Design PWM_duty_cycle, start of the top module:
module PWM_duty_cycle (
    input clk,            
    input rst,            
    input pwm_in,         
    output reg [7:0] duty_cycle   
);
make LEC_CHECK=0 ABC_AREA=1 CAP_MARGIN=15 CORE_MARGIN=2 CORE_UTILIZATION=72 CTS_CLUSTER_DIAMETER=361 CTS_CLUSTER_SIZE=72 HOLD_SLACK_MARGIN=0.29 PLACE_DENSITY=0.63 SETUP_SLACK_MARGIN=1.32 SLEW_MARGIN=20 finish   # period 46.2 ns
run.sh (not shown) runs the stock make flow with config.mk's settings and CLKGATE_MAP_FILE=.
The starting point failed in detailed placement (3_5_place_dp), error DPL-0038.
Next try:
ABC_AREA = not set   (was 1)
CAP_MARGIN = 20   (was 15)
CORE_UTILIZATION = 40   (was 72)
CTS_CLUSTER_DIAMETER = not set   (was 361)
CTS_CLUSTER_SIZE = not set   (was 72)
HOLD_SLACK_MARGIN = not set   (was 0.29)
PLACE_DENSITY = not set   (was 0.63)
SETUP_SLACK_MARGIN = 4.88   (was 1.32)
clock period = 104.0 ns   (was 46.2 ns; I/O delays follow)
Result: This time the run ran to the end with no violations; synthesized cell count went down by 21%; die area came out higher by 69%; area after synthesis went down by 5.4%.
Next try:
ABC_AREA = 1   (was not set)
CORE_UTILIZATION = 69   (was 40)
CTS_CLUSTER_SIZE = 72   (was not set)
SETUP_SLACK_MARGIN = not set   (was 4.88)
clock period = 46.2 ns   (was 104.0 ns; I/O delays follow)
What happened:
- With this change the flow ended with an error in detailed placement (3_5_place_dp), error DPL-0038
- area after synthesis went up by about 6%
- die area went down by about 40%
- synthesized cell count went up by 27%
Next try:
CORE_UTILIZATION = 72   (was 69)
CTS_CLUSTER_SIZE = not set   (was 72)
clock period = 111.0 ns   (was 46.2 ns; I/O delays follow)
Now the flow went through all stages and came out clean.
Synthesized cell count stays the same.
Die size falls by 4.1%.
Synthesized area stays the same.
Next try:
CAP_MARGIN = 15   (was 20)
CTS_CLUSTER_SIZE = 72   (was not set)
HOLD_SLACK_MARGIN = 0.29   (was not set)
clock period = 46.2 ns   (was 111.0 ns; I/O delays follow)
Outcome: This time the run failed in detailed placement (3_5_place_dp) (DPL-0038); area after synthesis does not change; die size is unchanged; synthesized cell count stays the same.
Next try:
ABC_AREA = not set   (was 1)
CAP_MARGIN = 20   (was 15)
CORE_UTILIZATION = 40   (was 72)
CTS_CLUSTER_SIZE = not set   (was 72)
HOLD_SLACK_MARGIN = not set   (was 0.29)
clock period = 104.0 ns   (was 46.2 ns; I/O delays follow)
After rerunning: Now the flow passed the timing, design-rule and antenna checks; synthesized cell count shrinks by 21%; area after synthesis fell by 5.4%; die size climbs by 69%.

========
PWM_duty_cycle again, from the RTL that the note above started with.
clock: 61.4 ns
lec_check: 0
abc_area: 1
cap_margin: 10
core_margin: 2
core_utilization: 71
cts_cluster_diameter: 342
cts_cluster_size: 34
hold_slack_margin: -0.1
max_routing_layer: met4
place_density: 0.63
slew_margin: 20
The starting point aborted during global routing on GRT-0232.
==> next run, changes <==
Settings changed: CAP_MARGIN 10 to 20, CELL_PAD_IN_SITES_DETAIL_PLACEMENT from default to 2, CORE_UTILIZATION 71 to 40, CTS_CLUSTER_DIAMETER 342 to default, CTS_CLUSTER_SIZE 34 to default, HOLD_SLACK_MARGIN -0.1 to default, PLACE_DENSITY 0.63 to default.
Clock period 61.4 ns to 154.0 ns, I/O delays scaled along.
What happened:
- This time the run never finished: it broke off in detailed placement with DPL-0033
- synthesized cell count does not change
- area after synthesis is unchanged
- die area is higher by 76%
==> next run, changes <==
Settings changed: CAP_MARGIN 20 to 15, CELL_PAD_IN_SITES_GLOBAL_PLACEMENT from default to 0, CORE_ASPECT_RATIO from default to 0.5, CTS_CLUSTER_DIAMETER from default to 160, GPL_ROUTABILITY_DRIVEN from default to 0, HOLD_SLACK_MARGIN from default to -0.05, PLACE_DENSITY_LB_ADDON from default to 0.24, SETUP_SLACK_MARGIN from default to 5.0.
The new run did not get past global routing. Area after synthesis is unchanged. Die area is about the same. Synthesized cell count stays the same.
==> next run, changes <==
Settings changed: ABC_AREA 1 to default, CAP_MARGIN 15 to 20, CELL_PAD_IN_SITES_DETAIL_PLACEMENT 2 to default, CELL_PAD_IN_SITES_GLOBAL_PLACEMENT 0 to default, CORE_ASPECT_RATIO 0.5 to default, CTS_CLUSTER_DIAMETER 160 to default, GPL_ROUTABILITY_DRIVEN 0 to default, HOLD_SLACK_MARGIN -0.05 to default, MAX_ROUTING_LAYER met4 to default, PLACE_DENSITY_LB_ADDON 0.24 to default, SETUP_SLACK_MARGIN 5.0 to default.
Clock period 154.0 ns to 110.0 ns, I/O delays scaled along.
This time the run completed with no timing, DRC or antenna violations.
Area after synthesis shrinks by a few percent.
Die area came out lower by a few percent.
Synthesized cell count goes down by about a fifth.
==> next run, changes <==
Settings changed: CORE_UTILIZATION 40 to 68, SLEW_MARGIN 20 to 5, TNS_END_PERCENT from default to 70.
- wire length is lower by 3.9%
